==> inputs of run E <==
## axi_dma_controller
module axi_dma_controller #(
    parameter int ADDR_WD = 32,
    parameter int DATA_WD = 32,
    parameter int CHANNEL_COUNT = 8,  
    parameter int MAX_BURST_LEN = 16,  
    localparam int STRB_WD = DATA_WD / 8
) (
    input wire                    clk,
    input wire                    rst,
    input wire                    cmd_valid,
    input wire [ADDR_WD-1:0]      cmd_src_addr,
    input wire [ADDR_WD-1:0]      cmd_dst_addr,
    input wire [1:0]              cmd_burst,
    input wire [ADDR_WD-1:0]      cmd_len,
    input wire [2:0]              cmd_size,
    output wire                   cmd_ready,
    output wire                   M_AXI_ARVALID,
    output wire [ADDR_WD-1:0]     M_AXI_ARADDR,
    output wire [7:0]             M_AXI_ARLEN,
    output wire [2:0]             M_AXI_ARSIZE,
    output wire [1:0]             M_AXI_ARBURST,
    input wire                    M_AXI_ARREADY,
    input wire                    M_AXI_RVALID,
    input wire [DATA_WD-1:0]      M_AXI_RDATA,
    input wire [1:0]              M_AXI_RRESP,
    input wire                    M_AXI_RLAST,
    output wire                   M_AXI_RREADY,
    output wire                   M_AXI_AWVALID,
    output wire [ADDR_WD-1:0]     M_AXI_AWADDR,
    output wire [7:0]             M_AXI_AWLEN,
    output wire [2:0]             M_AXI_AWSIZE,
    output wire [1:0]             M_AXI_AWBURST,
    input wire                    M_AXI_AWREADY,
    output wire                   M_AXI_WVALID,
    output wire [DATA_WD-1:0]     M_AXI_WDATA,
    output wire [STRB_WD-1:0]     M_AXI_WSTRB,
    output wire                   M_AXI_WLAST,
    input wire                    M_AXI_WREADY,
    input wire                    M_AXI_BVALID,
    input wire [1:0]              M_AXI_BRESP,
    output wire                   M_AXI_BREADY
);
make LEC_CHECK=0 CAP_MARGIN=20 CELL_PAD_IN_SITES_DETAIL_PLACEMENT=0 CORE_ASPECT_RATIO=1.93 CORE_MARGIN=2 CORE_UTILIZATION=25 CTS_CLUSTER_SIZE=46 GPL_TIMING_DRIVEN=0 MIN_ROUTING_LAYER=met2 PLACE_DENSITY_LB_ADDON=0.05 SETUP_SLACK_MARGIN=-0.82 SLEW_MARGIN=5 TNS_END_PERCENT=60 finish   # period 9.08 ns
run.sh (not shown) runs the stock make flow with config.mk's settings and CLKGATE_MAP_FILE=.
==> run X: changes against run E <==
ABC_AREA = 1   (was unset)
CELL_PAD_IN_SITES_DETAIL_PLACEMENT = unset   (was 0)
CORE_ASPECT_RATIO = unset   (was 1.93)
CORE_UTILIZATION = 72   (was 25)
CTS_CLUSTER_SIZE = unset   (was 46)
GPL_TIMING_DRIVEN = unset   (was 0)
MIN_ROUTING_LAYER = unset   (was met2)
PLACE_DENSITY_LB_ADDON = unset   (was 0.05)
SETUP_SLACK_MARGIN = unset   (was -0.82)
SLEW_MARGIN = 20   (was 5)
TNS_END_PERCENT = unset   (was 60)
==> flow/constraint.sdc (replaced) <==
create_clock -name core_clock -period 5.2 [get_ports {clk}]
set_input_delay 1.0400 -clock core_clock [delete_from_list [all_inputs] [get_ports {clk}]]
set_output_delay 1.0400 -clock core_clock [all_outputs]
set_load 0.01 [all_outputs]
==> run R: changes against run E <==
CELL_PAD_IN_SITES_DETAIL_PLACEMENT = unset   (was 0)
CORE_ASPECT_RATIO = unset   (was 1.93)
CORE_UTILIZATION = 67   (was 25)
CTS_CLUSTER_SIZE = 25   (was 46)
GPL_TIMING_DRIVEN = unset   (was 0)
MIN_ROUTING_LAYER = unset   (was met2)
PLACE_DENSITY_LB_ADDON = unset   (was 0.05)
SETUP_SLACK_MARGIN = unset   (was -0.82)
SLEW_MARGIN = 20   (was 5)
TNS_END_PERCENT = unset   (was 60)
==> flow/constraint.sdc (replaced) <==
create_clock -name core_clock -period 9.64 [get_ports {clk}]
set_input_delay 1.9280 -clock core_clock [delete_from_list [all_inputs] [get_ports {clk}]]
set_output_delay 1.9280 -clock core_clock [all_outputs]
set_load 0.01 [all_outputs]
==> results <==
Run X failed in 5_1_grt on ODB-0269. Run R produced a layout that fails on setup timing. Run E reached the layout checks and failed them: setup timing. Against run R, the first-iteration DRC count of run E is higher by 30%. Against run E, the sequential power of run R is smaller by about 7%. Against run R, the via count of run E is larger by about 22%. Sequential share of layout area: run E is lower than run R (1.5 points).
Power figures rest on the tool's default switching activity, not on a simulated workload.
